==> flow/design.v <==
module cpu_design (reset, clock, write_read, M_address, M_data_in, M_data_out,overflow,status);
input reset,clock;
input[7:0] M_data_in;
output reg write_read,overflow;
output reg [7:0] M_data_out;
output reg[11:0] M_address;
reg[15:0] IR;
reg[7:0] MDR;
reg[11:0] MAR,PC;
reg [7:0]R0;
reg [7:0]R1;
reg [7:0]R2;
reg [7:0]R3;
reg [7:0]A;
reg [8:0]F;
output reg[2:0] status;
parameter idle=4'b0000, load=4'b0001, move=4'b0010, add=4'b0011, sub=4'b0100, AND=4'b0101;
parameter OR=4'b0110, XOR=4'b0111, shrp=4'b1000, shlp=4'b1001, swap=4'b1010, jmp=4'b1011;
parameter jz=4'b1100, read=4'b1101, write=4'b1110, stop=4'b1111; 
always@(*)  
begin
	if((reset==1)&&(status==3)&&(IR[15:12]==write)) 
		write_read=1'b1; 
	else
		write_read=1'b0; 
	M_address=MAR;
	M_data_out=MDR;
	overflow=F[8]^F[7];
 end
always @(negedge clock or negedge reset) 
begin
	if(reset==1'b0)
	begin
		MAR<=12'b000000000000;
		status<=3'b000; 
	end
	else  
		case (status)
			3'b000: begin
						status<=3'b001;
						MAR<=PC;
						case(IR[9:8])
							2'b00: A<=R0;
							2'b01: A<=R1;
							2'b10: A<=R2;
							2'b11: A<=R3;
						endcase
					end
			3'b001: begin
						if(IR[15:12]==stop)status<=1;
						else if (IR[15:12]==swap|| (IR[15:12]==jmp)|| IR[15:12]==jz || IR[15:12]==read || IR[15:12]==write) 
							status<=3'b010;
						else
							status<=3'b000;
					end
			3'b010:begin 
						if(IR[15:12]==swap)
							status <= 3'b000;
						else if ((IR[15:12]==jmp)||(IR[15:12]==read)||(IR[15:12]==write))
						begin
							MAR <= IR[11:0];
							status <= 3'b011;
						end
						else if((IR[15:12]==jz)&& (R0[7:0] == 8'b0000_0000)) 
						begin
							MAR <= IR[11:0];
							status <= 3'b011;
						end
						else
						begin
							MAR <= PC;
							status <= 3'b011;
						end
					end
			3'b011:begin
						if((IR[15:12]==write) || (IR[15:12]==read))
						begin
							MAR<=PC;
							status<=3'b100;
						end
						else
							status<=3'b000;
					 end
			3'b100:begin
						status<=3'b000;
					 end
			default:status<=3'b000;
		endcase
end
always@(posedge clock or negedge reset) 
begin
	if(reset==1'b0) 
	begin
		IR<=16'h0000;
		PC<=12'b000000000000;
		MDR<=8'b00000000;
		R0<=8'b00000000;
		R1<=8'b00000000;
		R2<=8'b00000000;
		F=9'b000000000;
		R3<=8'b00000000; 
	end
	else
	begin
		case (status)
			3'b000: begin
						IR[15:8]<=M_data_in;
						IR[7:0]<=8'b00000000; 
						PC<=PC+12'b000000000001; 
					end  
			3'b001: begin  
						case(IR[15:12]) 
							load: R0<={4'b0000,IR[11:8]}; 
							swap:begin
									case(IR[11:10])
										2'b00:begin
													case(IR[9:8])
														2'b00:R0<=R0;
														2'b01:R1<=R0;
														2'b10:R2<=R0;
														2'b11:R3<=R0;
													endcase
												end
										2'b01:begin
													case(IR[9:8])
														2'b00:R0<=R1;
														2'b01:R1<=R1;
														2'b10:R2<=R1;
														2'b11:R3<=R1;
													endcase
												end
										2'b10:begin
													case(IR[9:8])
														2'b00:R0<=R2;
														2'b01:R1<=R2;
														2'b10:R2<=R2;
														2'b11:R3<=R2;
													endcase
												end
										2'b11:begin
													case(IR[9:8])
														2'b00:R0<=R3;
														2'b01:R1<=R3;
														2'b10:R2<=R3;
														2'b11:R3<=R3;
													endcase
												end
									endcase
								  end
							shlp:begin 
									case(IR[11:10]) 
										2'b00:R0<=R0<<1;
										2'b01:R1<=R1<<1;
										2'b10:R2<=R2<<1;
										2'b11:R3<=R3<<1;
									endcase
								  end
							shrp:begin
									case(IR[11:10]) 
										2'b00:R0<=R0>>1;
										2'b01:R1<=R1>>1;
										2'b10:R2<=R2>>1;
										2'b11:R3<=R3>>1;
									endcase
								  end
							add:begin
									case(IR[11:10])
										2'b00:begin
													F=A+R0;
													R0<=F[7:0];
												end
										2'b01:begin
													F=A+R1;
													R1<=F[7:0];
												end
										2'b10:begin
													F=A+R2;
													R2<=F[7:0];
												end
										2'b11:begin
													F=A+R3;
													R3<=F[7:0];
												end
									endcase
								 end
							sub:begin
									case(IR[11:10])
										2'b00:begin
													F=R0-A;
													R0<=F[7:0];
												end
										2'b01:begin
													F=R1-A;
													R1<=F[7:0];
												end
										2'b10:begin
													F=R2-A;
													R2<=F[7:0];
												end
										2'b11:begin
													F=R3-A;
													R3<=F[7:0];
												end
									endcase
								 end
							move:begin
										case(IR[11:10])
											2'b00:R0<=A;
											2'b01:R1<=A;
											2'b10:R2<=A;
											2'b11:R3<=A;
										endcase
								  end
							AND:begin
									case(IR[11:10])
										2'b00:R0=R0 & A;
										2'b01:R1=R1 & A;
										2'b10:R2=R2 & A;
										2'b11:R3=R3 & A;
									endcase
								 end
							OR:begin
									case(IR[11:10])
										2'b00:R0=R0 | A;
										2'b01:R1=R1 | A;
										2'b10:R2=R2 | A;
										2'b11:R3=R3 | A;
									endcase
								end
							XOR:begin
									case(IR[11:10])
										2'b00:R0=R0 ^ A;
										2'b01:R1=R1 ^ A;
										2'b10:R2=R2 ^ A;
										2'b11:R3=R3 ^ A;
									endcase
								 end
							default:;
						endcase
					end 
			3'b010:begin
						case(IR[15:12])
							swap:begin
									case(IR[11:10])
										2'b00:R0<=A;
										2'b01:R1<=A;
										2'b10:R2<=A;
										2'b11:R3<=A;
									endcase
								  end
							read:begin
									IR[7:0]<=M_data_in;
									PC<=PC+12'b000000000001;
								  end
							write:begin
										IR[7:0]<=M_data_in;
										PC<=PC+12'b000000000001;
										MDR<=R0;
									end
							jmp:begin
									IR[7:0]<=M_data_in;
									PC<=PC+12'b000000000001;
								 end
							jz:begin
									IR[7:0]<=M_data_in;
									PC<=PC+12'b000000000001;
								end
						endcase
					 end
			3'b011:begin
						case(IR[15:12])
							jmp:begin
										PC<=IR[11:0];
									end
							jz:begin
									if(R0==8'b00000000)
										PC<=IR[11:0];
								end
							read:begin
									R0<=M_data_in;
								end
							default:;
						endcase
					 end
			3'b100:begin
					 end
			default:; 
		endcase
	end
end 
endmodule
clock: 8.44 ns
lec_check: 0
abc_area: 1
cap_margin: 20
cell_pad_in_sites_detail_placement: 1
cell_pad_in_sites_global_placement: 2
core_margin: 2
core_utilization: 39
cts_cluster_size: 24
gpl_routability_driven: 0
hold_slack_margin: -0.09
max_routing_layer: met5
slew_margin: 20
run.sh (not shown) runs the stock make flow with config.mk's settings and CLKGATE_MAP_FILE=.
Change:
Settings changed: ABC_AREA 1 to unset, CELL_PAD_IN_SITES_DETAIL_PLACEMENT 1 to unset, CELL_PAD_IN_SITES_GLOBAL_PLACEMENT 2 to unset, CORE_UTILIZATION 39 to 65, CTS_CLUSTER_SIZE 24 to unset, GPL_ROUTABILITY_DRIVEN 0 to unset, HOLD_SLACK_MARGIN -0.09 to unset, MAX_ROUTING_LAYER met5 to unset.
Clock period 8.44 ns to 2.78 ns, I/O delays scaled along.
This time the run died in 5_1_grt.
Die size decreases by 40%.
Synthesized area fell by 1.5%.
Synthesized cell count goes down by 24%.
Change:
Settings changed: ABC_AREA set to 1, CORE_UTILIZATION 65 to 66, PLACE_DENSITY set to 0.38.
Clock period 2.78 ns to 6.78 ns, I/O delays scaled along.
What happened: The new run finished clean; synthesized cell count went up by 31%; area after synthesis went up by 1.6%; die area stays flat.
Change:
Settings changed: CORE_UTILIZATION 66 to 72, PLACE_DENSITY 0.38 to unset.
Clock period 6.78 ns to 9.75 ns, I/O delays scaled along.
The changed run ran to the end with no violations.
Clock-buffer cell count went up by 1.
Critical path depth goes up by 1.
Final area is lower by 1.6%.
Change:
Settings changed: CORE_UTILIZATION 72 to 71, CTS_CLUSTER_DIAMETER set to 364, CTS_CLUSTER_SIZE set to 97.
Clock period 9.75 ns to 4.95 ns, I/O delays scaled along.
What happened: Worst setup slack loses 0.68 ns; via count goes up by 3.8%; design area goes up by 4.5%; die area goes up by 1.4%; hold slack is about the same; area after synthesis stays the same; final cell count goes up by 3.3%; count of clock-buffer cells in the layout goes down by 1.
Change:
Settings changed: PLACE_DENSITY set to 0.37.
Clock period 4.95 ns to 4.28 ns, I/O delays scaled along.
This time the run aborted during 5_1_grt on GRT-0232.
Area after synthesis is unchanged.
Die area does not change.
Synthesized cell count does not change.

* * *

## job 1724
// cpu_design: RTL as listed in full above, without the edits since
==> flow/config.mk <==
export PLATFORM = sky130hd
export DESIGN_NAME = cpu_design
export DESIGN_NICKNAME = cpu_design
export VERILOG_FILES = /design/flow/design.v
export SDC_FILE = /design/flow/constraint.sdc
export NUM_CORES = 4
export LEC_CHECK = 0
export CAP_MARGIN = 5
export CELL_PAD_IN_SITES_GLOBAL_PLACEMENT = 0
export CORE_MARGIN = 2
export CORE_UTILIZATION = 70
export CTS_CLUSTER_DIAMETER = 60
export CTS_CLUSTER_SIZE = 61
export GPL_ROUTABILITY_DRIVEN = 0
export GPL_TIMING_DRIVEN = 1
export MAX_ROUTING_LAYER = met4
export SLEW_MARGIN = 20
==> flow/constraint.sdc <==
create_clock -name core_clock -period 11.5 [get_ports {clock}]
set_input_delay 2.3000 -clock core_clock [delete_from_list [all_inputs] [get_ports {clock}]]
set_output_delay 2.3000 -clock core_clock [all_outputs]
set_load 0.01 [all_outputs]
Looking at the reports, job 1724 completed the entire flow and the layout it produced met the timing, DRC and antenna checks.
Input changes introduced in job 4262 (baseline for comparison: job 1724):
==> flow/config.mk <==
export PLATFORM = sky130hd
export DESIGN_NAME = cpu_design
export DESIGN_NICKNAME = cpu_design
export VERILOG_FILES = /design/flow/design.v
export SDC_FILE = /design/flow/constraint.sdc
export NUM_CORES = 4
export LEC_CHECK = 0
export CAP_MARGIN = 20
export CELL_PAD_IN_SITES_GLOBAL_PLACEMENT = 0
export CORE_MARGIN = 2
export CORE_UTILIZATION = 69
export CTS_CLUSTER_DIAMETER = 155
export GPL_ROUTABILITY_DRIVEN = 1
export GPL_TIMING_DRIVEN = 1
export MAX_ROUTING_LAYER = met4
export PLACE_DENSITY = 0.66
export SLEW_MARGIN = 20
==> flow/constraint.sdc <==
create_clock -name core_clock -period 8.06 [get_ports {clock}]
set_input_delay 1.6120 -clock core_clock [delete_from_list [all_inputs] [get_ports {clock}]]
set_output_delay 1.6120 -clock core_clock [all_outputs]
set_load 0.01 [all_outputs]
--- outcome ---
Looking at core outline area across job 4262 and job 1724, the one that comes out higher is job 4262. The standard cells in job 4262 occupy more silicon area than those in job 1724 do. Min worst setup margin across job 4262 and job 1724: job 4262. Per the comparison of job 4262 with job 1724, number of non-filler instances in the completed layout increased 39; maximum level of the CTS H-tree was more or less identical; number of non-clock buffers went up; global-route usage over all layers saw an increase. Count of clock-buffer cells in the layout in job 4262 vs job 1724: up 1.
Input-level comparison between job 2790 and job 4262:
==> flow/config.mk <==
export PLATFORM = sky130hd
export DESIGN_NAME = cpu_design
export DESIGN_NICKNAME = cpu_design
export VERILOG_FILES = /design/flow/design.v
export SDC_FILE = /design/flow/constraint.sdc
export NUM_CORES = 4
export LEC_CHECK = 0
export ABC_AREA = 1
export CAP_MARGIN = 40
export CELL_PAD_IN_SITES_GLOBAL_PLACEMENT = 0
export CORE_MARGIN = 9
export CORE_UTILIZATION = 21
export CTS_CLUSTER_DIAMETER = 155
export CTS_CLUSTER_SIZE = 60
export GPL_ROUTABILITY_DRIVEN = 0
export GPL_TIMING_DRIVEN = 1
export HOLD_SLACK_MARGIN = 0.22
export MAX_ROUTING_LAYER = met5
export PLACE_DENSITY_LB_ADDON = 0.17
export SLEW_MARGIN = 20
==> comparison <==
- Compared with job 4262, job 2790 shows a higher instance count of the mapped netlist.
The following lists how job 6468 was set up differently from job 2790:
==> flow/config.mk <==
export PLATFORM = sky130hd
export DESIGN_NAME = cpu_design
export DESIGN_NICKNAME = cpu_design
export VERILOG_FILES = /design/flow/design.v
export SDC_FILE = /design/flow/constraint.sdc
export NUM_CORES = 4
export LEC_CHECK = 0
export CAP_MARGIN = 20
export CORE_MARGIN = 2
export CORE_UTILIZATION = 24
export SLEW_MARGIN = 20
==> flow/constraint.sdc <==
create_clock -name core_clock -period 9.75 [get_ports {clock}]
set_input_delay 1.9500 -clock core_clock [delete_from_list [all_inputs] [get_ports {clock}]]
set_output_delay 1.9500 -clock core_clock [all_outputs]
set_load 0.01 [all_outputs]
Notes after the runs:
Job 6468 went all the way through synthesis, placement and routing and the layout is clean on timing, DRC and antenna.
Taking job 2790 as the reference, in job 6468 synthesized cell count decreased by 24% relative to the old numbers; non-clock buffer count decreased by 2.7% relative to the old numbers.
Going from job 2790 to job 6468, the Yosys chip area was found to have gone down by 1.5%.
Between job 2790 and job 6468, share of the core filled by cells before placement increased.
A critical path startpoint of status[0] is what job 2790 shows, while status[1] belongs to job 6468.
For the required time of the worst setup path, job 6468 came in 1.35 ns higher than job 2790 did.
Compared with job 2790, job 6468 improves setup slack.
The following lists how job 414 was set up differently from job 6468:
diff --git a/flow/config.mk b/flow/config.mk
--- a/flow/config.mk
+++ b/flow/config.mk
@@ -7,5 +7,6 @@
 export LEC_CHECK = 0
 export CAP_MARGIN = 20
-export CORE_MARGIN = 2
-export CORE_UTILIZATION = 24
+export CORE_MARGIN = 3
+export CORE_UTILIZATION = 40
+export HOLD_SLACK_MARGIN = -0.04
 export SLEW_MARGIN = 20
==> flow/constraint.sdc <==
create_clock -name core_clock -period 8.0 [get_ports {clock}]
set_input_delay 1.6000 -clock core_clock [delete_from_list [all_inputs] [get_ports {clock}]]
set_output_delay 1.6000 -clock core_clock [all_outputs]
set_load 0.01 [all_outputs]
Notes after the runs:
- In the flow results for job 6468 and job 414, the slew of the pin with the lowest slew margin is smaller on job 414.
- Job 414 against job 6468: final net count went up, buffering overhead went up, growth of design area from synthesis to finish went down, gate count of the mapped netlist did not really move, clock latency of the later-clocked register in the worst-skew pair did not really move.
- In terms of multi-input gate area in the final layout, job 6468 and job 414 differ only marginally.
- met2 wire length was lower in the run labelled job 6468.
